==> 05-27 <==
Design MIPS, start of the top module:
module MIPS(clk, reset, imem_addr, imem_data, dmem_addr, dmem_wdata, dmem_we, dmem_rdata);
clock: 16.9 ns
lec_check: 0
cap_margin: 15
core_aspect_ratio: 0.87
core_margin: 2
core_utilization: 67
gpl_routability_driven: 1
place_density_lb_addon: 0.08
setup_slack_margin: 4.55
slew_margin: 40
run.sh (not shown) runs the stock make flow with config.mk's settings and CLKGATE_MAP_FILE=.
==> 02-05: changes against 05-27 <==
CAP_MARGIN = 20   (was 15)
CORE_ASPECT_RATIO = not set   (was 0.87)
CORE_UTILIZATION = 54   (was 67)
GPL_ROUTABILITY_DRIVEN = not set   (was 1)
PLACE_DENSITY_LB_ADDON = not set   (was 0.08)
SETUP_SLACK_MARGIN = not set   (was 4.55)
SLEW_MARGIN = 20   (was 40)
==> flow/constraint.sdc (replaced) <==
create_clock -name core_clock -period 23.7 [get_ports {clk}]
set_input_delay 4.7400 -clock core_clock [delete_from_list [all_inputs] [get_ports {clk}]]
set_output_delay 4.7400 -clock core_clock [all_outputs]
set_load 0.01 [all_outputs]
==> 09-18: changes against 05-27 <==
ABC_AREA = 0   (was not set)
CAP_MARGIN = 35   (was 15)
CELL_PAD_IN_SITES_DETAIL_PLACEMENT = 1   (was not set)
CELL_PAD_IN_SITES_GLOBAL_PLACEMENT = 2   (was not set)
CORE_ASPECT_RATIO = not set   (was 0.87)
CORE_MARGIN = 5   (was 2)
CORE_UTILIZATION = 40   (was 67)
CTS_CLUSTER_SIZE = 86   (was not set)
GPL_ROUTABILITY_DRIVEN = 0   (was 1)
GPL_TIMING_DRIVEN = 0   (was not set)
MAX_ROUTING_LAYER = met4   (was not set)
MIN_ROUTING_LAYER = met1   (was not set)
PLACE_DENSITY = 0.37   (was not set)
PLACE_DENSITY_LB_ADDON = not set   (was 0.08)
SETUP_SLACK_MARGIN = not set   (was 4.55)
SLEW_MARGIN = 15   (was 40)
==> flow/constraint.sdc (replaced) <==
create_clock -name core_clock -period 41.6 [get_ports {clk}]
set_input_delay 8.3200 -clock core_clock [delete_from_list [all_inputs] [get_ports {clk}]]
set_output_delay 8.3200 -clock core_clock [all_outputs]
set_load 0.01 [all_outputs]
==> comparison <==
09-18 completed with no timing, DRC or antenna violations. 02-05 finished with timing, DRC and antenna clean. 05-27 completed and failed the layout checks on setup timing. The highest critical path depth belongs to 02-05, the lowest to 05-27. In 02-05 the register-to-register slack is worse than in 09-18, by 11 ns. Between 05-27 and 02-05, the lower sequential power is in 02-05 (gap about 40%, measured against 02-05). Against 09-18, the non-clock buffer count of 05-27 is lower by 116. Via count, lowest first: 02-05, 05-27, 09-18. In 05-27 the sequential share of layout area is higher than in 09-18, by 2.1 points. Of 05-27 and 09-18, 05-27 has the higher utilization (gap 30 points). Clock skew, lowest first: 02-05, 05-27, 09-18. Synthesized cell count is the same in 05-27 and 02-05.

==> 06-24 <==
MIPS again, from the RTL that the note above started with.
Design MIPS, start of the top module:
module MIPS(clk, reset, imem_addr, imem_data, dmem_addr, dmem_wdata, dmem_we, dmem_rdata);
Settings: LEC_CHECK=0, CAP_MARGIN=20, CORE_MARGIN=2, CORE_UTILIZATION=65, HOLD_SLACK_MARGIN=-0.09, MAX_ROUTING_LAYER=met4, SETUP_SLACK_MARGIN=3.48, SLEW_MARGIN=20, TNS_END_PERCENT=5; clock period 13.4 ns.
==> inputs of 01-18, as changes to 06-24 <==
==> flow/config.mk (replaced) <==
export PLATFORM = sky130hd
export DESIGN_NAME = MIPS
export DESIGN_NICKNAME = MIPS
export VERILOG_FILES = /design/flow/design.v
export SDC_FILE = /design/flow/constraint.sdc
export NUM_CORES = 4
export LEC_CHECK = 0
export CAP_MARGIN = 20
export CORE_MARGIN = 2
export CORE_UTILIZATION = 40
export SLEW_MARGIN = 20
==> flow/constraint.sdc (replaced) <==
create_clock -name core_clock -period 18.2 [get_ports {clk}]
set_input_delay 3.6400 -clock core_clock [delete_from_list [all_inputs] [get_ports {clk}]]
set_output_delay 3.6400 -clock core_clock [all_outputs]
set_load 0.01 [all_outputs]
==> results <==
quantity	01-18	06-24
Minimum setup slack in the final design	-4.81 ns	-9.64 ns
Worst setup startpoint	PipeExe.out[6]	ALUBBussB.out[0]
Result of the run	complete, but fails checks	complete, but fails checks
Reasons for failing layout checks	negative setup slack	negative setup slack
Sum of met3 wire segment lengths after detailed routing	24.7 mm	48.6 mm
Worst hold slack	0.432 ns	0.436 ns
Layout non-clock buf frac	0.0590	0.137
Cell area after layout	69800 µm²	75100 µm²
Top routing layer used	met5	met4
Final wirelength	222 mm	262 mm
Total instance count after detailed placement	6148	6004
Area occupied by multi-input gates	23200 µm²	23400 µm²
Via Count	40500	50000
Register-to-Register Setup Slack	-4.81 ns	-9.64 ns
Number of placement rows	142	111
Final setup violating endpoints	14	29
Post-route core utilization	0.467	0.819
Peak clock frequency supported by timing	43.5 MHz	43.4 MHz
Layout Nets	4397	5085
Total Die Area	153000 µm²	94800 µm²
Logic share of the area	0.332	0.312
First-pass detailed-route iteration total	9	17
All-Layer GR Usage	0.286	0.556
Layout overhead on the synthesized area	16.2%	25.0%
Count of plain and timing-repair buffers in the layout	476	1167
Power and IR drop assume default switching activity.
